--- flow/config.mk ---
export PLATFORM = sky130hd
export DESIGN_NAME = ULA_LCD
export DESIGN_NICKNAME = ULA_LCD
export VERILOG_FILES = /design/flow/design.v
export SDC_FILE = /design/flow/constraint.sdc
export NUM_CORES = 4
export LEC_CHECK = 0
export ABC_AREA = 1
export CAP_MARGIN = 40
export CELL_PAD_IN_SITES_DETAIL_PLACEMENT = 0
export CELL_PAD_IN_SITES_GLOBAL_PLACEMENT = 1
export CORE_MARGIN = 2
export CORE_UTILIZATION = 71
export CTS_CLUSTER_DIAMETER = 306
export CTS_CLUSTER_SIZE = 77
export GPL_ROUTABILITY_DRIVEN = 1
export GPL_TIMING_DRIVEN = 0
export MAX_ROUTING_LAYER = met5
export PLACE_DENSITY = 0.36
export SLEW_MARGIN = 20
--- flow/constraint.sdc ---
create_clock -name core_clock -period 81.5 [get_ports {clk}]
set_input_delay 16.3000 -clock core_clock [delete_from_list [all_inputs] [get_ports {clk}]]
set_output_delay 16.3000 -clock core_clock [all_outputs]
set_load 0.01 [all_outputs]
--- flow/design.v ---
module ULA_LCD(clk, rst, rs, rw, en, dados, SOMA, SUBT, MULT, IGUAL, A, B, sinalA, sinalB);
	input [7:0] A;
	input [7:0] B;
	input sinalA;
	input sinalB;
	input SOMA;
	input SUBT;
	input MULT;
	input IGUAL;
	output en;
	output rw;
	output rs;
	output [7:0] dados;
	input clk;
	input rst;
	reg rs;
	reg rw;
	reg en;
	reg [7:0] dados;
	reg [21:0] c45;
	reg [21:0] c5;
	reg [21:0] c25;
	integer c1;
	reg flag45;
	reg flag5;
	reg flag2meio;
	reg [9:0] est2;
	reg flagbt1;
	reg flagbt2;
	reg flagbt3;
	reg flagbt4;
	reg flag_rst;
	reg [31:0] estado;
	reg subest;
	reg [5:0] charPos;
	reg [1:0] operacao;
	reg menos;
	reg [7:0] Alinha;
	reg [7:0] Blinha;
	reg menosA;
	reg menosB;
	reg menosR;
	parameter T45 = 2250, T5 = 250, T25 = 125;
	parameter clear = 1, opSOMA=1, opSUBT=2, opMULT=3, opIGUAL=4, skipLn=192, WAIT=10, WRITE=11, DEFAULT=6;
	reg [21:0] n45, n5, n25;
	reg nf45, nf5, nf25;
	always @(posedge clk) begin
		n45 = c45; n5 = c5; n25 = c25;
		nf45 = flag45; nf5 = flag5; nf25 = flag2meio;
    	if(flag_rst) begin
        	n45 = 0;
        	n25 = 0;
        	n5 = 0;
        	nf5 = 0;
        	nf45 = 0;
        	nf25 = 0;
    	end
    	if(n45 == T45) begin
            	n45 = 0;
            	nf45 = 1;
    	end
    	else if (n45 < T45) begin
        	n45 = n45+1;
    	end
    	if(n5 == T5) begin
        	n5 = 0;
        	nf5 = 1;
    	end
    	else if (n5 < T5) begin
        	n5 = n5 + 1;
    	end
    	if(n25 == T25) begin
			n25 = 0;
			nf25 = 1;
		end
		else if(n25 < T25) begin
			n25 = n25 + 1;
		end
		if(rst) begin
			c45 <= 0; c5 <= 0; c25 <= 0;
			flag45 <= 0; flag5 <= 0; flag2meio <= 0;
		end
		else begin
			c45 <= n45; c5 <= n5; c25 <= n25;
			flag45 <= nf45; flag5 <= nf5; flag2meio <= nf25;
		end
	end
	always @(posedge clk) begin
	if(rst) begin
		rs <= 0;
		rw <= 0;
		en <= 0;
		dados <= 0;
		c1 = 0;
		est2 <= 0;
		flagbt1 = 0;
		flagbt2 = 0;
		flagbt3 = 0;
		flagbt4 = 0;
		flag_rst <= 0;
		estado <= 0;
		subest = 0;
		charPos <= 0;
		operacao = 0;
		menos = 0;
		Alinha = 0;
		Blinha = 0;
		menosA <= 0;
		menosB <= 0;
	end
	else begin
    	case(estado)
			0: begin
				if(flag45) begin
					estado <= 1;
					subest <= 0;
				end
				else begin
					rs <= 0;
					rw <= 0;
					en <= 0;
				end
			end
        	1: begin
   			 if(subest == 0) begin
   				 en <= 0;
   				 subest <= 1;
   				 flag_rst <= 1;
   			 end
   			 else if(subest == 1) begin
   				 if(flag5) begin
   					 c1 = c1+1;
   					 rs <= 0;
   					 rw <= 0;
   					 en <= 1;
   					 dados <= 8'b00111000;
   					 flag_rst <= 1;
   					 subest = 0;
   					 estado <= 20;
   					 est2 <= 1;
   				 end
   				 else begin
   					 en <= 0;
   					 flag_rst <= 0;
   				 end
   				 if(c1 == 4) begin
   					 flag_rst <= 1;
   					 estado <= 20;
   					 subest <= 0;
   					 est2 <= 2;
   				 end
   			 end
        	end
        	20: begin
				en <= 1;
				if(subest == 0) begin
					subest <= 1;
					flag_rst <= 1;
				end
				else if(subest == 1) begin
					if(flag2meio) begin
						estado <= est2;
						subest <= 0;
					end
					else begin
						flag_rst <= 0;
					end
				end
			end
        	2: begin
   			 if(subest == 0) begin
   				 en <= 0;
   				 subest <= 1;
   				 flag_rst <= 1;
   			 end
   			 else if(subest == 1) begin  	
				if(flag5) begin
					 rs <= 0;
					 rw <= 0;
					 en <= 1;
					 dados <= 8'b00001100;
					 flag_rst <= 1;
					 subest <= 0;
					 estado <= 20;
					 est2 <= 3;	
				end
				else flag_rst <= 0; 
   			 end
        	end
        	3: begin
   			 if(subest == 0) begin
   				 en <= 0;
   				 subest <= 1;
   				 flag_rst <= 1;
   			 end
   			 if(subest == 1) begin
   				 if(flag5) begin
   					 dados <= 1;
   					 flag_rst <= 1;
   					 subest <= 0;
   					 estado <= 20;
   					 est2 <= 4;
   				 end
   				 else begin
   					 en <= 0;
   					 flag_rst <= 0;
   				 end
   			 end
        	end
        	4: begin
				 if(subest == 0) begin
					 en <= 0;
					 subest <= 1;
					 flag_rst <= 1;
				 end
				 if(subest == 1) begin
					 if(flag5) begin
						 rs <= 1'b0;
						 rw <= 1'b0;
						 en <= 1'b1;
						 dados <= 8'b0000110;
						 flag_rst <= 1;
						 subest <= 0;
						 estado <= 20;
						 est2 <= 5;
					 end
					 else begin
						 en <= 0;
						 flag_rst <= 0;
					 end
				 end
        	end
        	5: begin
				if(subest == 0) begin
					dados <= 0;
					 en <= 0;
					 subest <= 1;
					 flag_rst <= 1;
				 end
				 if(subest == 1) begin
					 if(flag5) begin
						 subest <= 0;
						 estado <= 6; 
					 end
					 else begin
						 en <= 0;
						 flag_rst <= 0;
					 end
				 end
			end
			6: begin
				en <= 0;
				if(!SOMA & !flagbt1) begin
					flagbt1 = 1;
				end
				else if(SOMA & flagbt1) begin
					subest <= 0;
					estado <= 9;
					charPos <= 20;
					flagbt1 <= 0;
					flag_rst <= 1;
					menosA <= 1;
					menosB <= 1;
					operacao = opSOMA;
				end
				if(!SUBT & !flagbt2) begin
					flagbt2 = 1;
				end
				else if(SUBT & flagbt2) begin
					subest <= 0;
					estado <= 17;
					charPos <= 20;
					flag_rst <= 1;
					flagbt2 <= 0;
					menosA <= 1;
					menosB <= 1;
					operacao = opSUBT;
				end
				if(!MULT & !flagbt3) begin
					flagbt3 = 1;
				end
				else if(MULT & flagbt3) begin
					subest <= 0;
					estado <= 25;
					flagbt3 = 0;
					flag_rst <= 1;
					operacao = opMULT;
					menosA <= 1;
					menosB <= 1;
					charPos <= 20;
				end
				if(!IGUAL & !flagbt4) begin
					flagbt4 = 1;
				end
				else if(IGUAL & flagbt4) begin
					charPos <= 0;
					subest <= 0;
					estado <= 15;
					flagbt4 = 0;
				end
			end
			9: begin
				if(subest == 0) begin
					subest <= 1;
					flag_rst <= 1;
				end
				else if(subest == 1) begin
					if(flag5) begin
						rs <= 0;
						rw <= 0;
						en <= 1;
						dados <= 1;
						subest <= 0;
						flag_rst <= 1;
						estado <= 20;
						est2 <= 10;
					end
					else begin
						flag_rst <= 0;
						en <= 0;
					end
				end
			end
        	10: begin
				en <= 0;
				if(subest == 0) begin
					subest <= 1;
					flag_rst <= 1;
				end
				else if(subest == 1) begin
					if(flag5) begin
						subest <= 0;
						flag_rst <= 1;
						estado <= 11;
					end
					else begin
						flag_rst <= 0;
					end
				end
   			end
   			11: begin
				if (charPos == 20) begin
					rs <= 0;
					rw <= 0;
					en <= 1;
					dados <= 1;
					charPos <= 0;
					estado <= 20;
					est2 <= 10;
					subest <= 0;
				end	
				else if(charPos == 0) begin
					if(sinalA & menosA) begin
						rs <= 1;
						rw <= 0;
						en <= 1;
						dados <= 45;
						estado <= 20;
						est2 <= 10;
						subest <= 0;
						menosA <= 0;
					end
					else begin 
						rs <= 1;
						rw <= 0;
						en <= 1;
						dados <= ((A/100) + 48);
						charPos <= 1;
						estado <= 20;
						est2 <= 10;
						subest <= 0;
					end
				end
				else if(charPos == 1) begin
					rs <= 1;
					rw <= 0;
					en <= 1;
					dados <= (((A/10)%10) + 48);
					charPos <= 2;
					estado <= 20;
					est2 <= 10;
					subest <= 0;
				end
				else if(charPos == 2) begin
					rs <= 1;
					rw <= 0;
					en <= 1;
					dados <= ((A%10) + 48);
					charPos <= 3;
					estado <= 20;
					est2 <= 10;
					subest <= 0;
				end
				else if(charPos == 3) begin
					rs <= 1;
					rw <= 0;
					en <= 1;
					dados <= 32;
					charPos <= 4;
					estado <= 20;
					est2 <= 10;
					subest <= 0;
				end
				else if(charPos == 4) begin
					rs <= 1;
					rw <= 0;
					en <= 1;
					dados <= 43;
					charPos <= 5;
					estado <= 20;
					est2 <= 10;
					subest <= 0;
				end
				else if(charPos == 5) begin
					rs <= 1;
					rw <= 0;
					en <= 1;
					dados <= 32;
					charPos <= 6;
					estado <= 20;
					est2 <= 10;
					subest <= 0;
				end
				else if(charPos == 6) begin
					if(sinalB & menosB) begin
						rs <= 1;
						rw <= 0;
						en <= 1;
						dados <= 45;
						estado <= 20;
						est2 <= 10;
						subest <= 0;
						menosB <= 0;
					end
					else begin
						rs <= 1;
						rw <= 0;
						en <= 1;
						dados <= ((B/100) + 48);
						charPos <= 7;
						estado <= 20;
						est2 <= 10;
						subest <= 0;
					end
				end
				else if(charPos == 7) begin
					rs <= 1;
					rw <= 0;
					en <= 1;
					dados <= ((B/10)%10 + 48);
					charPos <= 8;
					estado <= 20;
					est2 <= 10;
					subest <= 0;
				end
				else if(charPos == 8) begin
					rs <= 1;
					rw <= 0;
					en <= 1;
					dados <= ((B%10) + 48);
					charPos <= 9;
					estado <= 20;
					est2 <= 10;
					subest <= 0;
				end
				else if(charPos == 9) begin
					rs <= 1;
					rw <= 0;
					en <= 1;
					dados <= 32;
					charPos <= 10;
					estado <= 20;
					est2 <= 10;
					subest <= 0;
				end
				else if(charPos == 10) begin
					rs <= 1;
					rw <= 0;
					en <= 1;
					dados <= 32;
					charPos <= 11;
					estado <= 20;
					est2 <= 10;
					subest <= 0;
				end
				else if(charPos == 11) begin
					rs <= 1;
					rw <= 0;
					en <= 1;
					dados <= 32;
					charPos <= 12;
					estado <= 20;
					est2 <= 10;
					subest <= 0;
				end
				else if(charPos == 12) begin
					rs <= 1;
					rw <= 0;
					en <= 1;
					dados <= 32;
					charPos <= 13;
					estado <= 20;
					est2 <= 10;
					subest <= 0;
				end
				else if(charPos == 13) begin
					rs <= 1;
					rw <= 0;
					en <= 1;
					dados <= 32;
					charPos <= 14;
					estado <= 20;
					est2 <= 10;
					subest <= 0;
				end
				else if(charPos == 14) begin
					rs <= 1;
					rw <= 0;
					en <= 1;
					dados <= 32;
					charPos <= 15;
					estado <= 20;
					est2 <= 10;
					subest <= 0;
				end
				else if(charPos == 15) begin
					rs <= 1;
					rw <= 0;
					en <= 1;
					dados <= 32;
					charPos <= 17;
					estado <= 20;
					est2 <= 10;
					subest <= 0;
				end
				else if(charPos == 17) begin
					en <= 0;
					estado <= 20;
					est2 <= 10;
					charPos <= 18;
					subest <= 0;
				end
				else if(charPos == 18) begin
					estado <= 6;
					subest <= 0;
				end
			end
   			15: begin
				Alinha = A;
				Blinha = B;
				if(operacao == opSOMA) begin
					if(sinalA & !sinalB) begin
						operacao = opSUBT;
						if(A > B) begin
							menos = 1;
						end
						else begin
							menos = 0;
							Alinha = B;
							Blinha = A;
						end
					end
					else if(!sinalA & sinalB) begin
						operacao = opSUBT;
						if(B > A) begin
							menos = 1;
							Alinha = B;
							Blinha = A;
						end
						else menos = 0;
					end
					else if(sinalA & sinalB) begin
						if(A>0 & B>0) menos = 1;
						else menos = 0;
					end
					else menos = 0;
				end
				else if(operacao == opSUBT) begin
					if(sinalA & !sinalB) begin
						operacao = opSOMA;
						if(A>0 & B>0) menos = 1;
						else menos = 0;
					end
					else if(!sinalA & sinalB) begin
						operacao = opSOMA;
						menos = 0;
					end
					else if(sinalA & sinalB) begin
						if(A > B) begin
							menos = 1;
						end
						else begin
							menos = 0;
							Alinha = B;
							Blinha = A;
						end
					end
					else begin
						if(B > A) begin
							menos = 1;
							Alinha = B;
							Blinha = A;
						end
						else menos = 0;
					end
				end
				case(operacao) 
					opSOMA: begin
						if(subest == 0) begin
							en <= 0;
							subest <= 1;
							flag_rst <= 1;
						end
						else if(subest == 1) begin
							if(flag5) begin
								rs <= 0;
								rw <= 0;
								en <= 1;
								subest <= 0;
								estado <= 20;
								est2 <= 13;
								dados <= 8'b11000000;
							end
							else begin
								flag_rst <= 0;
								en <= 0;
							end
						end
					end
					opSUBT: begin
						if(subest == 0) begin
							en <= 0;
							subest <= 1;
							flag_rst <= 1;
						end
						else if(subest == 1) begin
							if(flag5) begin
								rs <= 0;
								rw <= 0;
								en <= 1;
								subest <= 0;
								estado <= 20;
								est2 <= 18;
								dados <= 8'b11000000;
							end
							else begin
								flag_rst <= 0;
								en <= 0;
							end
						end
					end
					opMULT: begin
						if(subest == 0) begin
							en <= 0;
							subest <= 1;
							flag_rst <= 1;
						end
						else if(subest == 1) begin
							if(flag5) begin
								rs <= 0;
								rw <= 0;
								en <= 1;
								subest <= 0;
								estado <= 20;
								est2 <= 21;
								dados <= 8'b11000000;
								if(sinalA & !sinalB || !sinalA & sinalB) begin
									if(A>0 & B>0) menos = 1;
									else menos = 0;
								end
								else begin
									menos = 0;
								end
							end
							else begin
								flag_rst <= 0;
								en <= 0;
							end
						end
					end
				endcase		
			end
			13: begin
				if(subest == 0) begin
					en <= 0;
					subest <= 1;
					flag_rst <= 1;
				end
				else if(subest == 1) begin
					if(flag5) begin
						subest <= 0;
						estado <= 14;
					end
					else begin
						flag_rst <= 0;
						en <= 0;
					end
				end
			end
			14: begin
				if(subest == 0) begin
					en <= 0;
					subest <= 1;
					flag_rst <= 1;
				end
				else if(subest == 1) begin
					if(flag5) begin
						if(charPos == 0) begin
							subest <= 0;
							estado <= 20;
							est2 <= 13;
							charPos <= 1;
						end
						else if(charPos == 1) begin
							if(menos) begin
								menos = 0;
								rs <= 1;
								rw <= 0;
								en <= 1;
								dados <= 45;
								estado <= 20;
								est2 <= 13;
								subest <= 0;
							end
							else begin
								rs <= 1;
								rw <= 0;
								en <= 1;
								dados <= ((A+B)/100 + 48);
								subest <= 0;
								charPos <= 2;
								estado <= 20;
								est2 <= 13;
							end
						end
						else if(charPos == 2) begin
							rs <= 1;
							rw <= 0;
							en <= 1;
							dados <= ((((A+B)/10)%10) + 48);
							subest <= 0;
							charPos <= 3;
							estado <= 20;
							est2 <= 13;
						end
						else if(charPos == 3) begin
							rs <= 1;
							rw <= 0;
							en <= 1;
							dados <= (((A+B)%10) + 48);
							subest <= 0;
							charPos <= 4;
							estado <= 20;
							est2 <= 13;
						end
						else if(charPos == 4) begin
							rs <= 1;
							rw <= 0;
							en <= 1;
							dados <= 32;
							subest <= 0;
							charPos <= 5;
							estado <= 20;
							est2 <= 13;
						end
						else if(charPos == 5) begin
							subest <= 0;
							estado <= 20;
							est2 <= 6;
						end
					end
					else begin
						flag_rst <= 0;
						en <= 0;
					end
				end
			end
			16: begin
				en <= 0;
				if(subest == 0) begin
					subest <= 1;
					flag_rst <= 1;
				end
				else if(subest == 1) begin
					if(flag5) begin
						subest <= 0;
						flag_rst <= 1;
						estado <= 17;
					end
					else begin
						flag_rst <= 0;
					end
				end
			end
			17: begin
				if (charPos == 20) begin
					rs <= 0;
					rw <= 0;
					en <= 1;
					dados <= 1;
					charPos <= 0;
					estado <= 20;
					est2 <= 16;
					subest <= 0;
				end	
				else if(charPos == 0) begin
					if(sinalA & menosA) begin
						rs <= 1;
						rw <= 0;
						en <= 1;
						dados <= 45;
						estado <= 20;
						est2 <= 16;
						subest <= 0;
						menosA <= 0;
					end
					else begin 
						rs <= 1;
						rw <= 0;
						en <= 1;
						dados <= ((A/100) + 48);
						charPos <= 1;
						estado <= 20;
						est2 <= 16;
						subest <= 0;
					end
				end
				else if(charPos == 1) begin
					rs <= 1;
					rw <= 0;
					en <= 1;
					dados <= (((A/10)%10) + 48);
					charPos <= 2;
					estado <= 20;
					est2 <= 16;
					subest <= 0;
				end
				else if(charPos == 2) begin
					rs <= 1;
					rw <= 0;
					en <= 1;
					dados <= ((A%10) + 48);
					charPos <= 3;
					estado <= 20;
					est2 <= 16;
					subest <= 0;
				end
				else if(charPos == 3) begin
					rs <= 1;
					rw <= 0;
					en <= 1;
					dados <= 32;
					charPos <= 4;
					estado <= 20;
					est2 <= 16;
					subest <= 0;
				end
				else if(charPos == 4) begin
					rs <= 1;
					rw <= 0;
					en <= 1;
					dados <= 45;
					charPos <= 5;
					estado <= 20;
					est2 <= 16;
					subest <= 0;
				end
				else if(charPos == 5) begin
					rs <= 1;
					rw <= 0;
					en <= 1;
					dados <= 32;
					charPos <= 6;
					estado <= 20;
					est2 <= 16;
					subest <= 0;
				end
				else if(charPos == 6) begin
					if(sinalB & menosB) begin
						rs <= 1;
						rw <= 0;
						en <= 1;
						dados <= 45;
						estado <= 20;
						est2 <= 16;
						subest <= 0;
						menosB <= 0;
					end
					else begin 
						rs <= 1;
						rw <= 0;
						en <= 1;
						dados <= ((B/100) + 48);
						charPos <= 7;
						estado <= 20;
						est2 <= 16;
						subest <= 0;
					end
				end
				else if(charPos == 7) begin
					rs <= 1;
					rw <= 0;
					en <= 1;
					dados <= ((B/10)%10 + 48);
					charPos <= 8;
					estado <= 20;
					est2 <= 16;
					subest <= 0;
				end
				else if(charPos == 8) begin
					rs <= 1;
					rw <= 0;
					en <= 1;
					dados <= ((B%10) + 48);
					charPos <= 9;
					estado <= 20;
					est2 <= 16;
					subest <= 0;
				end
				else if(charPos == 9) begin
					rs <= 1;
					rw <= 0;
					en <= 1;
					dados <= 32;
					charPos <= 10;
					estado <= 20;
					est2 <= 16;
					subest <= 0;
				end
				else if(charPos == 10) begin
					rs <= 1;
					rw <= 0;
					en <= 1;
					dados <= 32;
					charPos <= 11;
					estado <= 20;
					est2 <= 16;
					subest <= 0;
				end
				else if(charPos == 11) begin
					rs <= 1;
					rw <= 0;
					en <= 1;
					dados <= 32;
					charPos <= 12;
					estado <= 20;
					est2 <= 16;
					subest <= 0;
				end
				else if(charPos == 12) begin
					rs <= 1;
					rw <= 0;
					en <= 1;
					dados <= 32;
					charPos <= 13;
					estado <= 20;
					est2 <= 16;
					subest <= 0;
				end
				else if(charPos == 13) begin
					rs <= 1;
					rw <= 0;
					en <= 1;
					dados <= 32;
					charPos <= 14;
					estado <= 20;
					est2 <= 16;
					subest <= 0;
				end
				else if(charPos == 14) begin
					rs <= 1;
					rw <= 0;
					en <= 1;
					dados <= 32;
					charPos <= 15;
					estado <= 20;
					est2 <= 16;
					subest <= 0;
				end
				else if(charPos == 15) begin
					rs <= 1;
					rw <= 0;
					en <= 1;
					dados <= 32;
					charPos <= 16;
					estado <= 20;
					est2 <= 16;
					subest <= 0;
				end
				else if(charPos == 16) begin
					en <= 0;
					estado <= 20;
					est2 <= 16;
					charPos <= 17;
					subest <= 0;
				end
				else if(charPos == 17) begin
					estado <= 6;
					subest <= 0;
				end
			end
			18: begin
				if(subest == 0) begin
					en <= 0;
					subest <= 1;
					flag_rst <= 1;
				end
				else if(subest == 1) begin
					if(flag5) begin
						subest <= 0;
						estado <= 19;
					end
					else begin
						flag_rst <= 0;
						en <= 0;
					end
				end
			end
			19: begin
				if(subest == 0) begin
					en <= 0;
					subest <= 1;
					flag_rst <= 1;
				end
				else if(subest == 1) begin
					if(flag5) begin
						if(charPos == 0) begin
							subest <= 0;
							estado <= 20;
							est2 <= 18;
							charPos <= 1;
						end
						else if(charPos == 1) begin
							if(menos) begin
								menos = 0;
								rs <= 1;
								rw <= 0;
								en <= 1;
								dados <= 45;
								estado <= 20;
								est2 <= 18;
								subest <= 0;
							end
							else begin
								rs <= 1;
								rw <= 0;
								en <= 1;
								dados <= ((Alinha-Blinha)/100 + 48);
								subest <= 0;
								charPos <= 2;
								estado <= 20;
								est2 <= 18;
							end
						end
						else if(charPos == 2) begin
							rs <= 1;
							rw <= 0;
							en <= 1;
							dados <= ((((Alinha-Blinha)/10)%10) + 48);
							subest <= 0;
							charPos <= 3;
							estado <= 20;
							est2 <= 18;
						end
						else if(charPos == 3) begin
							rs <= 1;
							rw <= 0;
							en <= 1;
							dados <= (((Alinha-Blinha)%10) + 48);
							subest <= 0;
							charPos <= 4;
							estado <= 20;
							est2 <= 18;
						end
						else if(charPos == 4) begin
							rs <= 1;
							rw <= 0;
							en <= 1;
							dados <= 32;
							subest <= 0;
							charPos <= 5;
							estado <= 20;
							est2 <= 18;
						end
						else if(charPos == 5) begin
							subest <= 0;
							estado <= 20;
							est2 <= 6;
						end
					end
					else begin
						flag_rst <= 0;
						en <= 0;
					end
				end
			end
			21: begin
				if(subest == 0) begin
					en <= 0;
					subest <= 1;
					flag_rst <= 1;
				end
				else if(subest == 1) begin
					if(flag5) begin
						subest <= 0;
						estado <= 22;
					end
					else begin
						flag_rst <= 0;
						en <= 0;
					end
				end
			end
			22: begin
				if(subest == 0) begin
					en <= 0;
					subest <= 1;
					flag_rst <= 1;
				end
				else if(subest == 1) begin
					if(flag5) begin
						if(charPos == 0) begin
							subest <= 0;
							estado <= 20;
							est2 <= 21;
							charPos <= 1;
						end
						else if(charPos == 1) begin
							if(menos) begin
								menos = 0;
								rs <= 1;
								rw <= 0;
								en <= 1;
								dados <= 45;
								estado <= 20;
								est2 <= 21;
								subest <= 0;
							end
							else begin
								rs <= 1;
								rw <= 0;
								en <= 1;
								dados <= ((A*B)/10000 + 48);
								subest <= 0;
								charPos <= 2;
								estado <= 20;
								est2 <= 21;
							end
						end
						else if(charPos == 2) begin
							rs <= 1;
							rw <= 0;
							en <= 1;
							dados <= ((((A*B)/1000)%10) + 48);
							subest <= 0;
							charPos <= 3;
							estado <= 20;
							est2 <= 21;
						end
						else if(charPos == 3) begin
							rs <= 1;
							rw <= 0;
							en <= 1;
							dados <= (((A*B/100)%10) + 48);
							subest <= 0;
							charPos <= 4;
							estado <= 20;
							est2 <= 21;
						end
						else if(charPos == 4) begin
							rs <= 1;
							rw <= 0;
							en <= 1;
							dados <= (((A*B/10)%10) + 48);
							subest <= 0;
							charPos <= 5;
							estado <= 20;
							est2 <= 21;
						end
						else if(charPos == 5) begin
							rs <= 1;
							rw <= 0;
							en <= 1;
							dados <= ((A*B)%10) + 48;
							subest <= 0;
							charPos <= 6;
							estado <= 20;
							est2 <= 21;
						end
						else if(charPos == 6) begin
							rs <= 1;
							rw <= 0;
							en <= 1;
							dados <= 32;
							subest <= 0;
							charPos <= 7;
							estado <= 20;
							est2 <= 21;
						end
						else if(charPos == 7) begin
							subest <= 0;
							estado <= 20;
							est2 <= 6;
						end
					end
					else begin
						flag_rst <= 0;
						en <= 0;
					end
				end
			end
			24: begin
				en <= 0;
				if(subest == 0) begin
					subest <= 1;
					flag_rst <= 1;
				end
				else if(subest == 1) begin
					if(flag5) begin
						subest <= 0;
						flag_rst <= 1;
						estado <= 25;
					end
					else begin
						flag_rst <= 0;
					end
				end
			end
			25: begin
				if (charPos == 20) begin
					rs <= 0;
					rw <= 0;
					en <= 1;
					dados <= 1;
					charPos <= 0;
					estado <= 20;
					est2 <= 24;
					subest <= 0;
				end	
				else if(charPos == 0) begin
					if(sinalA & menosA) begin
						rs <= 1;
						rw <= 0;
						en <= 1;
						dados <= 45;
						estado <= 20;
						est2 <= 24;
						subest <= 0;
						menosA <= 0;
					end
					else begin 
						rs <= 1;
						rw <= 0;
						en <= 1;
						dados <= ((A/100) + 48);
						charPos <= 1;
						estado <= 20;
						est2 <= 24;
						subest <= 0;
					end
				end
				else if(charPos == 1) begin
					rs <= 1;
					rw <= 0;
					en <= 1;
					dados <= (((A/10)%10) + 48);
					charPos <= 2;
					estado <= 20;
					est2 <= 24;
					subest <= 0;
				end
				else if(charPos == 2) begin
					rs <= 1;
					rw <= 0;
					en <= 1;
					dados <= ((A%10) + 48);
					charPos <= 3;
					estado <= 20;
					est2 <=24;
					subest <= 0;
				end
				else if(charPos == 3) begin
					rs <= 1;
					rw <= 0;
					en <= 1;
					dados <= 32;
					charPos <= 4;
					estado <= 20;
					est2 <= 24;
					subest <= 0;
				end
				else if(charPos == 4) begin
					rs <= 1;
					rw <= 0;
					en <= 1;
					dados <= 42;
					charPos <= 5;
					estado <= 20;
					est2 <= 24;
					subest <= 0;
				end
				else if(charPos == 5) begin
					rs <= 1;
					rw <= 0;
					en <= 1;
					dados <= 32;
					charPos <= 6;
					estado <= 20;
					est2 <= 24;
					subest <= 0;
				end
				else if(charPos == 6) begin
					if(sinalB & menosB) begin
						rs <= 1;
						rw <= 0;
						en <= 1;
						dados <= 45;
						estado <= 20;
						est2 <= 24;
						subest <= 0;
						menosB <= 0;
					end
					else begin 
						rs <= 1;
						rw <= 0;
						en <= 1;
						dados <= ((B/100) + 48);
						charPos <= 7;
						estado <= 20;
						est2 <= 24;
						subest <= 0;
					end
				end
				else if(charPos == 7) begin
					rs <= 1;
					rw <= 0;
					en <= 1;
					dados <= ((B/10)%10 + 48);
					charPos <= 8;
					estado <= 20;
					est2 <= 24;
					subest <= 0;
				end
				else if(charPos == 8) begin
					rs <= 1;
					rw <= 0;
					en <= 1;
					dados <= ((B%10) + 48);
					charPos <= 9;
					estado <= 20;
					est2 <= 24;
					subest <= 0;
				end
				else if(charPos == 9) begin
					rs <= 1;
					rw <= 0;
					en <= 1;
					dados <= 32;
					charPos <= 10;
					estado <= 20;
					est2 <= 24;
					subest <= 0;
				end
				else if(charPos == 10) begin
					rs <= 1;
					rw <= 0;
					en <= 1;
					dados <= 32;
					charPos <= 11;
					estado <= 20;
					est2 <= 24;
					subest <= 0;
				end
				else if(charPos == 11) begin
					rs <= 1;
					rw <= 0;
					en <= 1;
					dados <= 32;
					charPos <= 12;
					estado <= 20;
					est2 <= 24;
					subest <= 0;
				end
				else if(charPos == 12) begin
					rs <= 1;
					rw <= 0;
					en <= 1;
					dados <= 32;
					charPos <= 13;
					estado <= 20;
					est2 <= 24;
					subest <= 0;
				end
				else if(charPos == 13) begin
					rs <= 1;
					rw <= 0;
					en <= 1;
					dados <= 32;
					charPos <= 14;
					estado <= 20;
					est2 <= 24;
					subest <= 0;
				end
				else if(charPos == 14) begin
					rs <= 1;
					rw <= 0;
					en <= 1;
					dados <= 32;
					charPos <= 15;
					estado <= 20;
					est2 <= 24;
					subest <= 0;
				end
				else if(charPos == 15) begin
					rs <= 1;
					rw <= 0;
					en <= 1;
					dados <= 32;
					charPos <= 16;
					estado <= 20;
					est2 <= 24;
					subest <= 0;
				end
				else if(charPos == 16) begin
					en <= 0;
					estado <= 20;
					est2 <= 24;
					charPos <= 17;
					subest <= 0;
				end
				else if(charPos == 17) begin
					estado <= 6;
					subest <= 0;
				end
			end
    	endcase
	end
	end
endmodule
--- flow/run.sh ---
#!/bin/bash
# the make line also repeats each setting of config.mk as NAME=value (left out here)
make -C /OpenROAD-flow-scripts/flow DESIGN_CONFIG=/design/flow/config.mk WORK_HOME=/design/flow/orfs CLKGATE_MAP_FILE= finish
==> results of run 1 <==
==> flow_summary.toml, run 1 <==
# physical design summary
[logic_synthesis]
yosys_cells = 12100
numSynthFlops = 203
synth_seq_share_pct = 6.03
xor_share_pct = 6.25
area_leaders = "nand2_1, inv_1, ha_1"
yosysWarnings = 1
synthTopCellsByCount = "nand2_1, inv_1, nor2_1"
mux_share_pct = 0.0594
synth.avg_cell_area_um2 = 5.55
synthCells = 12100
edf_count = 0
async_flop_share_pct = 0
synth_top_area_share_pct = 17.5
netlist_area_um2 = 67400
synth.cellmix.simpleShare_pct = 49.7
synth_top_cell_by_count = "nand2_1"
yosys_most_used_dff = "dfxtp_1"
fa_ha_area_share_pct = 10.7
synth_chip_area_um2 = 67400
synthAoiAreaFrac_pct = 13.5
top_area_cell = "nand2_1"
top_logic_kind = "simple AND/OR/NAND/NOR gates"
synthDistinctLibCells = 92

[die]
die_h_um = 312
initial_core_util_pct = 71.3
core-area_um2 = 94600
die_x_um = 312
dieArea_um2 = 97500
rows = 113

[status]
outcome = "stopped before the end"
error = "[ERROR GPL-0301] Utilization 117.369 % exceeds 100%."
haltStage = "global placement without I/O (3_1_place_gp_skip_io)"
==> run 2, diff against run 1 <==
- ABC_AREA: 1 -> unset
- CAP_MARGIN: 40 -> 20
- CELL_PAD_IN_SITES_DETAIL_PLACEMENT: 0 -> unset
- CELL_PAD_IN_SITES_GLOBAL_PLACEMENT: 1 -> unset
- CORE_UTILIZATION: 71 -> 58
- CTS_CLUSTER_DIAMETER: 306 -> unset
- CTS_CLUSTER_SIZE: 77 -> unset
- GPL_ROUTABILITY_DRIVEN: 1 -> unset
- GPL_TIMING_DRIVEN: 0 -> unset
- MAX_ROUTING_LAYER: met5 -> unset
- PLACE_DENSITY: 0.36 -> unset
- clock period: 81.5 -> 72.6 ns (I/O delays scaled with it)
==> run 2 against run 1 <==
Compared with the run above: the flow stops in global routing (5_1_grt); synthesized area down 11%; die area rose by 9.2%; synthesized cell count decreased by 29%.
==> flow_summary.toml, run 2 <==
# physical design summary
[status]
haltStage = "global routing (5_1_grt)"
error = "[ERROR GRT-0232] Routing congestion too high. Check the congestion heatmap in the GUI."
outcome = "stopped before the end"

[logic_synthesis]
fa_ha_area_share_pct = 12.1
xor_share_pct = 6.48
synth_top_cell_by_count = "nor2_1"
synthDistinctLibCells = 177
top_area_cell = "ha_1"
netlist_area_um2 = 60200
synth_seq_share_pct = 6.75
area_leaders = "ha_1, dfxtp_1, nor2_1"
synth.cellmix.simpleShare_pct = 31.1
synthTopCellsByCount = "nor2_1, nand2_1, a21oi_1"
mux_share_pct = 4.60
synth.avg_cell_area_um2 = 6.95
synth_chip_area_um2 = 60200
top_logic_kind = "AND-OR/OR-AND gates"
edf_count = 0
synth_top_area_share_pct = 10.7
yosysWarnings = 1
yosys_most_used_dff = "dfxtp_1"
synthAoiAreaFrac_pct = 34.5
numSynthFlops = 203
yosys_cells = 8662
async_flop_share_pct = 0
synthCells = 8662

[global_route]
grt-ovfl-total = 43
track_usage_pct = 61.3

[placed_design]
placed_cells = 12200
io_buffers = 33
dp_hpwl_mm = 191
gp_congestion = 1.04

[cts]
cts-root-buf = "clkbuf_16"
cts_buffer_depth = 3
numCtsBuffers = 19
htree_levels = 1
hold_buffers = 0
cts_sinks = 203

[die]
core-area_um2 = 103000
rows = 118
die_h_um = 326
num_io_pins = 35
die_x_um = 326
initial_core_util_pct = 58.3
dieArea_um2 = 106000
## run 2: layer usage
metal / overflow / GRT usage [%]
met1: 2 / 65.7
met3: 2 / 37.3
met2: 16 / 84.4
met4: 23 / 46.8
met5: 0 / 26.1
## run 2: through the flow
step	worst slack (ns)	instance area [um2]	setup TNS (ns)	hold WS, ns
after global placement	-12.01	80300	-80.70	0.442
after detailed placement	-14.66	80300	-99.03	0.446
after floorplan	-17.19	61600	-86.47	0.430
after CTS	-11.86	84400	-79.62	0.464
## run 2: timing repair
action / in CTS
hold endpoints to repair: 0
pin swaps: 221
gates cloned: 5
gates resized: 189
endpoints found under the setup margin: 7
setup buffers: 342
==> run 3, diff against run 2 <==
- CAP_MARGIN: 20 -> 25
- CELL_PAD_IN_SITES_DETAIL_PLACEMENT: unset -> 1
- CELL_PAD_IN_SITES_GLOBAL_PLACEMENT: unset -> 1
- CORE_ASPECT_RATIO: unset -> 0.53
- CORE_UTILIZATION: 58 -> 52
- GPL_ROUTABILITY_DRIVEN: unset -> 0
- GPL_TIMING_DRIVEN: unset -> 1
- MAX_ROUTING_LAYER: unset -> met4
- SETUP_SLACK_MARGIN: unset -> 5.0
- SLEW_MARGIN: 20 -> 10
- TNS_END_PERCENT: unset -> 100
- clock period: 72.6 -> 173.0 ns (I/O delays scaled with it)
==> run 3 against run 2 <==
Compared with the run above: die area grew 12%; synthesized cell count stayed put; synthesized area unchanged; now clean on timing, DRC and antenna.
==> flow_summary.toml, run 3 <==
# generated from flow reports
[job]
drv_cap = 0
warnings = 49

[logic_synthesis]
synth.cellmix.simpleShare_pct = 31.1
xor_share_pct = 6.48
synthTopCellsByCount = "nor2_1, nand2_1, a21oi_1"
synth_top_area_share_pct = 10.7
synthDistinctLibCells = 177
netlist_area_um2 = 60200
yosys_cells = 8662
top_area_cell = "ha_1"
synthAoiAreaFrac_pct = 34.5
async_flop_share_pct = 0
synth_chip_area_um2 = 60200
synth_seq_share_pct = 6.75
synth.avg_cell_area_um2 = 6.95
yosys_most_used_dff = "dfxtp_1"
numSynthFlops = 203
area_leaders = "ha_1, dfxtp_1, nor2_1"
fa_ha_area_share_pct = 12.1
top_logic_kind = "AND-OR/OR-AND gates"
synth_top_cell_by_count = "nor2_1"
edf_count = 0
mux_share_pct = 4.60
yosysWarnings = 1
synthCells = 8662

[critical_path]
crit_start = "B[2]"
crit_required_ns = 173.46
cpMaxStageDelayCell = "clkdlybuf4s50_1"
reg2reg_depth = 462
crit_arrival_ns = 130.81
cpMostUsedCell = "o21a_1"
cp.depth = 425
cp_slowest_stage_delay_ns = 0.96
critical-path-top-delay-family = "AND-OR/OR-AND gates"
startpoint_type = "input pin"
path_class = "in -> reg"
reg2reg_from = "Blinha[0]$_SDFFE_PP0P_"
r2r_slack_ns = 68.99
r2r-end = "dados[6]$_SDFFE_PP0P_"
crit_end = "dados[6]$_SDFFE_PP0P_"
crit_buf_inv = 36
cp_max_fo = 30
setup.worst_path.end_class = "flip-flop"

[routing]
drcViolationCount = 0
routed-via-count = 71500
met2_length_mm = 94.3
wl_met1_mm = 117
antenna_left = 0
wl_met3_mm = 29.6
finalWirelength_mm = 244
drt_pass1_iterations = 6
top_layer_used = "met4"
drtIter0Drc = 7986
drt-vias-per-instance = 7.10
wire_per_inst_um = 24.2

[min_path]
hold_end = "c5[19]$_SDFF_PP0_"
hold_depth = 1
hold_class = "reg -> reg"
min-delay-start = "c5[19]$_SDFF_PP0_"

[final_timing]
whs_ns = 0.461
setup_viol = 0
slew_headroom_pct = 24.9
period_needed_ns = 130.36
finalHoldViolCount = 0
period_used_pct = 75.4
skew_ns = 0.0324
fmax_ghz = 0.00767
worstMarginPinSlew_ns = 1.12
slew_viol_final = 0
fin_setup_tns_ns = 0
setup_slack_ns = 42.64
rsz0062_at_grt = "false"

[placed_design]
placed_cells = 10000
dpl_cell_area_um2 = 61900
io_buffers = 33
pre_cts_ws_ns = 41.80
dp_hpwl_mm = 196

[global_route]
grt_start_max_net_pins = 62
first_global_vias = 68800
grt-ovfl-total = 0
track_usage_pct = 40.2
grt_pass1_wl_mm = 387
grt_antenna_before_repair = 7

[cts]
hold_buffers = 0
cts-root-buf = "clkbuf_16"
numCtsBuffers = 19
cts_tree = "built"
htree_levels = 1
cts_sinks = 203
path_clk_slew_ns = 0.07
cts_buffer_depth = 3
postCtsSetupRepairBufs = 0
cts_resized = 0
clk_latency_ns = 0.53

[layout]
fin_cells = 10100
fillers = 15100
final-comb-area_um2 = 53600
flop_area_um2 = 4060
final_core_util_pct = 54.7
fin_nets = 9114
syn_to_final_growth_pct = 3.91
final_area_um2 = 62600

[die]
die_x_um = 471
num_io_pins = 35
dieArea_um2 = 119000
core-area_um2 = 114000
die_h_um = 252
initial_core_util_pct = 52.7
rows = 90

[status]
outcome = "complete, no violations"
run 3: area by class of cell:
type	count	share of cell area, %
Antenna cell	10	0.0400
Clock buffer	22	0.826
Clock inverter	10	0.146
Inverter	284	1.74
Multi-Input combinational cell	7866	85.6
Sequential cell	203	6.50
Tap cell	1518	3.04
Timing Repair Buffer	164	2.07
run 3: metal layers:
layer,global-route usage [%],up-vias
met5,-,-
met1,59.3,35100
met4,4.64,0
met3,11.4,312
met2,54.6,3349
li1,-,32700
==> run 4, diff against run 3 <==
- ABC_AREA: unset -> 1
- CAP_MARGIN: 25 -> 20
- CELL_PAD_IN_SITES_DETAIL_PLACEMENT: 1 -> unset
- CELL_PAD_IN_SITES_GLOBAL_PLACEMENT: 1 -> unset
- CORE_ASPECT_RATIO: 0.53 -> unset
- CORE_UTILIZATION: 52 -> 72
- CTS_CLUSTER_DIAMETER: unset -> 207
- CTS_CLUSTER_SIZE: unset -> 32
- GPL_ROUTABILITY_DRIVEN: 0 -> unset
- GPL_TIMING_DRIVEN: 1 -> unset
- SETUP_SLACK_MARGIN: 5.0 -> unset
- SLEW_MARGIN: 10 -> 20
- TNS_END_PERCENT: 100 -> unset
- clock period: 173.0 -> 66.5 ns (I/O delays scaled with it)
==> run 4 against run 3 <==
Compared with the run above: the run now fails in global routing (5_1_grt); synthesized area increased by 12%; die area decreased by 19%; synthesized cell count increased by 40%.
==> flow_summary.toml, run 4 <==
# physical design summary
[status]
outcome = "stopped before the end"
haltStage = "global routing (5_1_grt)"
error = "[ERROR GRT-0232] Routing congestion too high. Check the congestion heatmap in the GUI."

[logic_synthesis]
area_leaders = "nand2_1, inv_1, ha_1"
synth.avg_cell_area_um2 = 5.55
mux_share_pct = 0.0594
synth_seq_share_pct = 6.03
synth.cellmix.simpleShare_pct = 49.7
numSynthFlops = 203
top_logic_kind = "simple AND/OR/NAND/NOR gates"
yosys_cells = 12100
async_flop_share_pct = 0
synth_chip_area_um2 = 67400
netlist_area_um2 = 67400
synth_top_area_share_pct = 17.5
synthTopCellsByCount = "nand2_1, inv_1, nor2_1"
synthCells = 12100
fa_ha_area_share_pct = 10.7
top_area_cell = "nand2_1"
yosysWarnings = 1
synthAoiAreaFrac_pct = 13.5
yosys_most_used_dff = "dfxtp_1"
synthDistinctLibCells = 92
xor_share_pct = 6.25
synth_top_cell_by_count = "nand2_1"
edf_count = 0

[die]
initial_core_util_pct = 72.5
rows = 112
num_io_pins = 35
die_x_um = 310
dieArea_um2 = 96100
die_h_um = 310
core-area_um2 = 93000

[cts]
hold_buffers = 0
numCtsBuffers = 10
htree_levels = 1
cts_buffer_depth = 3
cts-root-buf = "clkbuf_16"
cts_sinks = 203

[global_route]
grt-ovfl-total = 586
track_usage_pct = 78.8

[placed_design]
gp_congestion = 1.22
io_buffers = 33
dp_hpwl_mm = 188
[run 4: timing repair]
action / in CTS
gates cloned: 5
setup buffers: 104
gates resized: 110
pin swaps: 102
endpoints found under the setup margin: 7
[run 4: stage by stage]
stage | instances | util, % | area (um2) | worst slack (ns)
2_1_floorplan | 12200 | - | 68500 | -3.85
3_3_place_gp | 14500 | 84.1 | 78300 | -0.509
3_5_place_dp | 14500 | 84.1 | 78300 | -4.30
4_1_cts | 14600 | 85.8 | 79800 | -1.75
[run 4: routing by layer]
metal | GRT overflow | track usage, %
met5 | - | -
met3 | 49 | 64.2
met4 | 156 | 69.5
met2 | 319 | 94.0
met1 | 62 | 78.9
==> run 5, diff against run 4 <==
- CAP_MARGIN: 20 -> 25
- CELL_PAD_IN_SITES_DETAIL_PLACEMENT: unset -> 1
- CELL_PAD_IN_SITES_GLOBAL_PLACEMENT: unset -> 1
- CORE_ASPECT_RATIO: unset -> 0.56
- CORE_MARGIN: 2 -> 8
- CORE_UTILIZATION: 72 -> 52
- CTS_CLUSTER_DIAMETER: 207 -> unset
- CTS_CLUSTER_SIZE: 32 -> 61
- GPL_ROUTABILITY_DRIVEN: unset -> 1
- GPL_TIMING_DRIVEN: unset -> 1
- HOLD_SLACK_MARGIN: unset -> 0.12
- SETUP_SLACK_MARGIN: unset -> 5.0
- SLEW_MARGIN: 20 -> 10
- TNS_END_PERCENT: unset -> 100
- clock period: 66.5 -> 173.0 ns (I/O delays scaled with it)
==> run 5 against run 4 <==
Compared with the run above: now clean on timing, DRC and antenna; die area rose by 48%; synthesized cell count unchanged; synthesized area unchanged.
==> flow_summary.toml, run 5 <==
# generated from flow reports
[critical_path]
r2r_slack_ns = 83.41
r2r-end = "dados[0]$_SDFFE_PP0P_"
cp_max_fo = 28
startpoint_type = "input pin"
setup.worst_path.end_class = "flip-flop"
critical-path-top-delay-family = "AND-OR/OR-AND gates"
crit_buf_inv = 82
cpMaxStageDelayCell = "clkdlybuf4s50_1"
cpMostUsedCell = "nand2_1"
crit_arrival_ns = 115.12
path_class = "in -> reg"
crit_end = "dados[0]$_SDFFE_PP0P_"
cp_slowest_stage_delay_ns = 0.77
reg2reg_depth = 508
crit_start = "A[4]"
cp.depth = 455
reg2reg_from = "flag5$_SDFFE_PP0P_"
crit_required_ns = 173.45

[routing]
antenna_left = 0
drcViolationCount = 0
finalWirelength_mm = 299
routed-via-count = 84800
drt_pass1_iterations = 7
wire_per_inst_um = 21.6
drt-vias-per-instance = 6.13
drtIter0Drc = 8907

[logic_synthesis]
numSynthFlops = 203
async_flop_share_pct = 0
xor_share_pct = 6.25
top_area_cell = "nand2_1"
synth.avg_cell_area_um2 = 5.55
synthDistinctLibCells = 92
synth.cellmix.simpleShare_pct = 49.7
synthAoiAreaFrac_pct = 13.5
synth_top_area_share_pct = 17.5
synth_chip_area_um2 = 67400
yosys_most_used_dff = "dfxtp_1"
synth_top_cell_by_count = "nand2_1"
mux_share_pct = 0.0594
edf_count = 0
yosys_cells = 12100
yosysWarnings = 1
fa_ha_area_share_pct = 10.7
top_logic_kind = "simple AND/OR/NAND/NOR gates"
synth_seq_share_pct = 6.03
synthTopCellsByCount = "nand2_1, inv_1, nor2_1"
netlist_area_um2 = 67400
synthCells = 12100
area_leaders = "nand2_1, inv_1, ha_1"

[final_timing]
finalHoldViolCount = 0
setup_viol = 0
period_used_pct = 66.3
setup_slack_ns = 58.33
period_needed_ns = 114.67
rsz0062_at_grt = "false"
skew_ns = 0.0457
fin_setup_tns_ns = 0
worstMarginPinSlew_ns = 1.06
fmax_ghz = 0.00872
slew_headroom_pct = 28.6
slew_viol_final = 0

[min_path]
hold_class = "reg -> reg"
min-delay-start = "estado[14]$_SDFFE_PP0P_"
hold_end = "estado[14]$_SDFFE_PP0P_"
hold_depth = 2

[layout]
fin_nets = 12700
syn_to_final_growth_pct = 3.71
fin_cells = 13800

[cts]
cts-root-buf = "clkbuf_16"
clk_latency_ns = 0.61
path_clk_slew_ns = 0.07
hold_buffers = 0
cts_buffer_depth = 3
cts_sinks = 203
numCtsBuffers = 25
cts_tree = "built"
postCtsSetupRepairBufs = 0
cts_resized = 0
htree_levels = 1

[global_route]
grt_antenna_before_repair = 16
grt_start_max_net_pins = 65
grt_pass1_wl_mm = 465
first_global_vias = 83900
track_usage_pct = 40.5
grt-ovfl-total = 0

[job]
drv_cap = 0
warnings = 49

[placed_design]
dp_hpwl_mm = 246
io_buffers = 33
gp_congestion = 1.06
pre_cts_ws_ns = 60.62
placed_cells = 13800

[die]
initial_core_util_pct = 52.1
die_x_um = 497
die_h_um = 285
num_io_pins = 35
dieArea_um2 = 142000
core-area_um2 = 129000
rows = 99

[status]
outcome = "complete, no violations"
run 5: layout make-up:
cell class / count / area [um2]
fillers: 19500 / 59500
multi-input cells: 9674 / 54200
inverters: 2089 / 7890
flip-flops and latches: 203 / 4060
well taps: 1717 / 2150
repair buffers: 93 / 806
clock buffers: 30 / 654
clock inverters: 13 / 118
diodes: 15 / 37.5
run 5: per-layer routing:
layer	wire (um)	share of wire (%)	global-route usage (%)	vias to the layer above
li1	-	-	-	39100
met1	135000	45	56.4	40900
met2	121000	41	58.3	4170
met3	34300	11	9.42	626
met4	8610	2.9	10.8	0
met5	0	0	-	-
run 5: per-stage QoR:
step | hold WS, ns | area, um2 | util (%)
detailed placement | 0.429 | 69100 | 53.3
global route | 0.458 | 69900 | 54.0
floorplan | 0.403 | 67500 | -
finish | 0.434 | 69900 | 54.0
global placement | 0.410 | 69000 | 53.3
CTS | 0.439 | 69800 | 53.9
==> run 6, diff against run 5 <==
- ABC_AREA: 1 -> unset
- CAP_MARGIN: 25 -> 20
- CELL_PAD_IN_SITES_DETAIL_PLACEMENT: 1 -> unset
- CELL_PAD_IN_SITES_GLOBAL_PLACEMENT: 1 -> unset
- CORE_ASPECT_RATIO: 0.56 -> unset
- CORE_MARGIN: 8 -> 2
- CORE_UTILIZATION: 52 -> 72
- CTS_CLUSTER_DIAMETER: unset -> 335
- CTS_CLUSTER_SIZE: 61 -> 55
- GPL_ROUTABILITY_DRIVEN: 1 -> unset
- GPL_TIMING_DRIVEN: 1 -> unset
- HOLD_SLACK_MARGIN: 0.12 -> unset
- MAX_ROUTING_LAYER: met4 -> unset
- PLACE_DENSITY: unset -> 0.66
- SETUP_SLACK_MARGIN: 5.0 -> unset
- SLEW_MARGIN: 10 -> 20
- TNS_END_PERCENT: 100 -> unset
- clock period: 173.0 -> 71.6 ns (I/O delays scaled with it)
==> run 6 against run 5 <==
Compared with the run above: the run now fails in clock tree synthesis (4_1_cts); synthesized area is 11% lower; die area is 39% lower; synthesized cell count is 29% lower.
==> flow_summary.toml, run 6 <==
# physical design summary
[die]
initial_core_util_pct = 72.4
num_io_pins = 35
die_h_um = 293
die_x_um = 293
rows = 106
dieArea_um2 = 86000
core-area_um2 = 83200

[placed_design]
pre_cts_ws_ns = -18.15
dpl_cell_area_um2 = 79600
io_buffers = 33
dp_hpwl_mm = 227
placed_cells = 11900
gp_congestion = 1.13

[logic_synthesis]
mux_share_pct = 4.60
synth.cellmix.simpleShare_pct = 31.1
synth_top_area_share_pct = 10.7
top_area_cell = "ha_1"
xor_share_pct = 6.48
synth_chip_area_um2 = 60200
fa_ha_area_share_pct = 12.1
yosysWarnings = 1
netlist_area_um2 = 60200
synth.avg_cell_area_um2 = 6.95
synthAoiAreaFrac_pct = 34.5
async_flop_share_pct = 0
synth_seq_share_pct = 6.75
yosys_cells = 8662
synthTopCellsByCount = "nor2_1, nand2_1, a21oi_1"
yosys_most_used_dff = "dfxtp_1"
area_leaders = "ha_1, dfxtp_1, nor2_1"
top_logic_kind = "AND-OR/OR-AND gates"
synth_top_cell_by_count = "nor2_1"
edf_count = 0
synthDistinctLibCells = 177
numSynthFlops = 203
synthCells = 8662

[status]
haltStage = "clock tree synthesis (4_1_cts)"
outcome = "stopped before the end"
error = "[ERROR DPL-0038] Utilization greater than 100%, impossible to legalize"
==> run 6: through the flow <==
| step | utilization [%] |
|---|---|
| after floorplan | - |
| after global placement | 95.7 |
| after detailed placement | 95.7 |
==> run 7, diff against run 6 <==
- ABC_AREA: unset -> 1
- CORE_UTILIZATION: 72 -> 40
- CTS_CLUSTER_DIAMETER: 335 -> 389
- CTS_CLUSTER_SIZE: 55 -> 23
- PLACE_DENSITY: 0.66 -> unset
- PLACE_DENSITY_LB_ADDON: unset -> 0.08
- clock period: 71.6 -> 120.0 ns (I/O delays scaled with it)
==> run 7 against run 6 <==
Compared with the run above: now clean on timing, DRC and antenna; synthesized cell count grew 40%; die area up 100%; synthesized area grew 12%.
==> flow_summary.toml, run 7 <==
# generated from flow reports
[logic_synthesis]
synth_chip_area_um2 = 67400
synthTopCellsByCount = "nand2_1, inv_1, nor2_1"
fa_ha_area_share_pct = 10.7
netlist_area_um2 = 67400
synthAoiAreaFrac_pct = 13.5
synth_top_area_share_pct = 17.5
xor_share_pct = 6.25
synthDistinctLibCells = 92
mux_share_pct = 0.0594
yosysWarnings = 1
top_area_cell = "nand2_1"
synth.avg_cell_area_um2 = 5.55
synth_seq_share_pct = 6.03
synthCells = 12100
synth.cellmix.simpleShare_pct = 49.7
area_leaders = "nand2_1, inv_1, ha_1"
yosys_cells = 12100
yosys_most_used_dff = "dfxtp_1"
numSynthFlops = 203
async_flop_share_pct = 0
synth_top_cell_by_count = "nand2_1"
top_logic_kind = "simple AND/OR/NAND/NOR gates"
edf_count = 0

[placed_design]
placed_cells = 14300
gp_congestion = 0.991
io_buffers = 33
pre_cts_ws_ns = 22.44
dp_hpwl_mm = 209

[global_route]
grt_pass1_wl_mm = 389
track_usage_pct = 27.6
grt-ovfl-total = 0
first_global_vias = 71000
grt_start_max_net_pins = 67
grt_antenna_before_repair = 5

[final_timing]
setup_viol = 0
skew_ns = 0.0236
fmax_ghz = 0.0102
period_needed_ns = 97.78
fin_setup_tns_ns = 0
setup_slack_ns = 22.22
rsz0062_at_grt = "false"
worstMarginPinSlew_ns = 1.05
finalHoldViolCount = 0
slew_viol_final = 0
slew_headroom_pct = 29.5
whs_ns = 0.430
period_used_pct = 81.5

[min_path]
hold_depth = 2
hold_class = "reg -> reg"
min-delay-start = "estado[18]$_SDFFE_PP0P_"
hold_end = "estado[18]$_SDFFE_PP0P_"

[cts]
clk_latency_ns = 0.52
cts-root-buf = "clkbuf_16"
htree_levels = 1
postCtsSetupRepairBufs = 0
cts_buffer_depth = 3
hold_buffers = 0
cts_tree = "built"
cts_sinks = 203
path_clk_slew_ns = 0.12
cts_resized = 0
numCtsBuffers = 12

[die]
die_h_um = 415
die_x_um = 415
initial_core_util_pct = 40.3
core-area_um2 = 167000
rows = 150
dieArea_um2 = 172000
num_io_pins = 35

[critical_path]
crit_arrival_ns = 98.15
crit_start = "B[2]"
path_class = "in -> reg"
reg2reg_depth = 513
cp_slowest_stage_delay_ns = 1.06
critical-path-top-delay-family = "AND-OR/OR-AND gates"
crit_end = "dados[0]$_SDFFE_PP0P_"
cpMaxStageDelayCell = "clkdlybuf4s50_1"
crit_required_ns = 120.37
r2r_slack_ns = 37.64
setup.worst_path.end_class = "flip-flop"
crit_buf_inv = 83
cpMostUsedCell = "nand2_1"
r2r-end = "dados[0]$_SDFFE_PP0P_"
startpoint_type = "input pin"
reg2reg_from = "Alinha[0]$_SDFFE_PP0P_"
cp_max_fo = 26
cp.depth = 455

[routing]
antenna_left = 0
finalWirelength_mm = 249
drtIter0Drc = 5281
drcViolationCount = 0
routed-via-count = 76200
drt-vias-per-instance = 5.33
drt_pass1_iterations = 6
wire_per_inst_um = 17.4

[layout]
final_core_util_pct = 41.9
syn_to_final_growth_pct = 3.92
fin_cells = 14300
fin_nets = 12700

[job]
warnings = 47
drv_cap = 0

[status]
outcome = "complete, no violations"
## run 7: area by class of cell
class / instances / area [um2]
Timing Repair Buffer: 97 / 806
Tap cell: 2204 / 2760
Inverter: 2089 / 7890
Clock inverter: 2 / 46.3
Clock buffer: 12 / 300
Antenna cell: 1 / 2.50
Fill cell: 18700 / 97100
Multi-Input combinational cell: 9674 / 54200
Sequential cell: 203 / 4060
## run 7: metal layers
layer  vias to the layer above  wire (um)  global-route usage, %  part of all wire, %
li1                      39100          -                      -                    -
met1                     34800     115000                   37.2                   46
met2                      1900     115000                   47.3                   46
met3                       319      11000                   1.71                  4.4
met4                         6       8030                   7.93                  3.2
met5                         -         39                      0                0.016
## run 7: stage by stage
stage               cell area [um2]
CTS                           70100
global route                  70100
detailed placement            69700
floorplan                     67500
global placement              69700
finish                        70100
==> run 8, diff against run 7 <==
- ABC_AREA: 1 -> unset
- CORE_UTILIZATION: 40 -> 72
- CTS_CLUSTER_DIAMETER: 389 -> 44
- CTS_CLUSTER_SIZE: 23 -> 55
- PLACE_DENSITY: unset -> 0.66
- PLACE_DENSITY_LB_ADDON: 0.08 -> unset
- clock period: 120.0 -> 73.8 ns (I/O delays scaled with it)
==> run 8 against run 7 <==
Compared with the run above: synthesized cell count down 29%; synthesized area down 11%; the run now fails in global routing (5_1_grt); die area decreased by 50%.
==> flow_summary.toml, run 8 <==
# physical design summary
[status]
outcome = "stopped before the end"
haltStage = "global routing (5_1_grt)"
error = "[ERROR GRT-0116] Global routing finished with congestion. Check the congestion regions in the DRC Viewer."

[placed_design]
pre_cts_ws_ns = -14.91
gp_congestion = 1.11
placed_cells = 11300
io_buffers = 33
dp_hpwl_mm = 189

[logic_synthesis]
top_logic_kind = "AND-OR/OR-AND gates"
fa_ha_area_share_pct = 12.1
synthAoiAreaFrac_pct = 34.5
top_area_cell = "ha_1"
area_leaders = "ha_1, dfxtp_1, nor2_1"
async_flop_share_pct = 0
xor_share_pct = 6.48
synthCells = 8662
synth_top_area_share_pct = 10.7
synth_top_cell_by_count = "nor2_1"
synth.avg_cell_area_um2 = 6.95
synthDistinctLibCells = 177
synthTopCellsByCount = "nor2_1, nand2_1, a21oi_1"
yosysWarnings = 1
synth.cellmix.simpleShare_pct = 31.1
yosys_most_used_dff = "dfxtp_1"
synth_seq_share_pct = 6.75
edf_count = 0
mux_share_pct = 4.60
numSynthFlops = 203
netlist_area_um2 = 60200
synth_chip_area_um2 = 60200
yosys_cells = 8662

[die]
rows = 106
die_h_um = 293
dieArea_um2 = 86000
num_io_pins = 35
initial_core_util_pct = 72.4
die_x_um = 293
core-area_um2 = 83200

[global_route]
grt-ovfl-total = 1798
track_usage_pct = 92.4

[cts]
htree_levels = 1
cts_sinks = 203
cts-root-buf = "clkbuf_16"
cts_buffer_depth = 3
numCtsBuffers = 11
==> run 8: repair_timing <==
| item | 4_1_cts |
|---|---|
| pin swaps | 207 |
| buffers inserted | 276 |
| cloned | 5 |
| setup endpoints to repair | 7 |
| resized | 203 |
| hold buffers | 0 |
==> run 8: metal layers <==
| layer | global-route usage (%) | GRT overflow |
|---|---|---|
| met1 | 89.5 | 151 |
| met2 | 103 | 956 |
| met3 | 84.1 | 137 |
| met4 | 94.9 | 544 |
| met5 | 71.8 | 10 |
==> run 8: through the flow <==
stage                     setup TNS [ns]  instance area, um2  hold slack (ns)
after global placement            -67.07               75300            0.443
after detailed placement         -100.20               75400            0.447
after CTS                         -82.75               78700            0.481
after floorplan                   -78.79               61600            0.430
==> run 9, diff against run 8 <==
- ABC_AREA: unset -> 1
- CORE_UTILIZATION: 72 -> 40
- CTS_CLUSTER_DIAMETER: 44 -> 355
- CTS_CLUSTER_SIZE: 55 -> unset
- HOLD_SLACK_MARGIN: unset -> -0.03
- PLACE_DENSITY: 0.66 -> unset
- PLACE_DENSITY_LB_ADDON: unset -> 0.05
- SLEW_MARGIN: 20 -> 0
- TNS_END_PERCENT: unset -> 95
- clock period: 73.8 -> 120.0 ns (I/O delays scaled with it)
==> run 9 against run 8 <==
Compared with the run above: now clean on timing, DRC and antenna; die area grew 100%; synthesized area rose by 12%; synthesized cell count up 40%.
==> flow_summary.toml, run 9 <==
# generated from flow reports
[logic_synthesis]
synthTopCellsByCount = "nand2_1, inv_1, nor2_1"
mux_share_pct = 0.0594
synthDistinctLibCells = 92
edf_count = 0
synth_chip_area_um2 = 67400
fa_ha_area_share_pct = 10.7
synthCells = 12100
async_flop_share_pct = 0
top_area_cell = "nand2_1"
synth_top_cell_by_count = "nand2_1"
synth_top_area_share_pct = 17.5
synth.avg_cell_area_um2 = 5.55
top_logic_kind = "simple AND/OR/NAND/NOR gates"
synth_seq_share_pct = 6.03
yosys_cells = 12100
xor_share_pct = 6.25
yosysWarnings = 1
yosys_most_used_dff = "dfxtp_1"
synth.cellmix.simpleShare_pct = 49.7
synthAoiAreaFrac_pct = 13.5
area_leaders = "nand2_1, inv_1, ha_1"
numSynthFlops = 203
netlist_area_um2 = 67400

[routing]
routed-via-count = 76300
drt-vias-per-instance = 5.34
met2_length_mm = 114
wl_met1_mm = 113
wl_met3_mm = 10.9
antenna_left = 0
wire_per_inst_um = 17.2
drt_pass1_iterations = 9
top_layer_used = "met5"
drtIter0Drc = 5787
drcViolationCount = 0
finalWirelength_mm = 246

[final_timing]
rsz0062_at_grt = "false"
setup_viol = 0
slew_headroom_pct = 18.6
period_needed_ns = 97.57
worstMarginPinSlew_ns = 1.22
fmax_ghz = 0.0102
skew_ns = 0.0166
slew_viol_final = 0
period_used_pct = 81.3
fin_setup_tns_ns = 0
finalHoldViolCount = 0

[global_route]
grt-ovfl-total = 0
first_global_vias = 72000
grt_start_max_net_pins = 63
grt_antenna_before_repair = 8
track_usage_pct = 27.4
grt_pass1_wl_mm = 388

[cts]
cts_resized = 0
path_clk_slew_ns = 0.06
clk_latency_ns = 0.57
cts_buffer_depth = 3
numCtsBuffers = 25
cts-root-buf = "clkbuf_16"
cts_sinks = 203
cts_tree = "built"
htree_levels = 1
postCtsSetupRepairBufs = 0
hold_buffers = 0

[min_path]
min-delay-start = "estado[12]$_SDFFE_PP0P_"
hold_depth = 2
hold_class = "reg -> reg"
hold_end = "estado[12]$_SDFFE_PP0P_"

[critical_path]
cp_max_fo = 28
crit_arrival_ns = 98.01
crit_start = "B[4]"
cpMostUsedCell = "nand2_1"
cpMaxStageDelayCell = "clkdlybuf4s50_1"
critical-path-top-delay-family = "AND-OR/OR-AND gates"
cp.depth = 454
startpoint_type = "input pin"
path_class = "in -> reg"
crit_buf_inv = 83
setup.worst_path.end_class = "flip-flop"
crit_required_ns = 120.44
cp_slowest_stage_delay_ns = 0.79
reg2reg_depth = 507
r2r-end = "dados[0]$_SDFFE_PP0P_"
reg2reg_from = "estado[8]$_SDFFE_PP0P_"
crit_end = "dados[0]$_SDFFE_PP0P_"
r2r_slack_ns = 38.06

[placed_design]
dp_hpwl_mm = 206
gp_congestion = 0.984
placed_cells = 14300
io_buffers = 33

[job]
warnings = 47
drv_cap = 0

[die]
core-area_um2 = 167000
die_x_um = 415
initial_core_util_pct = 40.3
num_io_pins = 35
die_h_um = 415
dieArea_um2 = 172000
rows = 150

[layout]
final_core_util_pct = 42.2
fillers = 18900
fin_cells = 14300
flop_area_um2 = 4060
final-comb-area_um2 = 54200
fin_nets = 12700
syn_to_final_growth_pct = 4.55

[status]
outcome = "complete, no violations"
run 9: layer usage:
layer / vias to the layer above / GRT usage, %
met4: 8 / 8.54
met2: 1894 / 47.3
met3: 369 / 1.84
met1: 34900 / 36.2
li1: 39100 / -
met5: - / 0
run 9: final cells by class:
cell class	count	area share, %
Antenna cell	3	0.0106
Clock buffer	30	0.985
Clock inverter	16	0.270
Inverter	2089	11.2
Multi-Input combinational cell	9674	76.9
Sequential cell	203	5.76
Tap cell	2204	3.91
Timing Repair Buffer	82	0.987
run 9: per-stage QoR:
step                      worst slack [ns]  hold slack (ns)  instance area (um2)
after floorplan                      32.61            0.403                67500
after global placement               24.82            0.414                69600
after detailed placement             22.66            0.414                69600
after CTS                            23.05            0.424                70500
after global routing                 13.37            0.436                70500
final                                22.43            0.423                70500
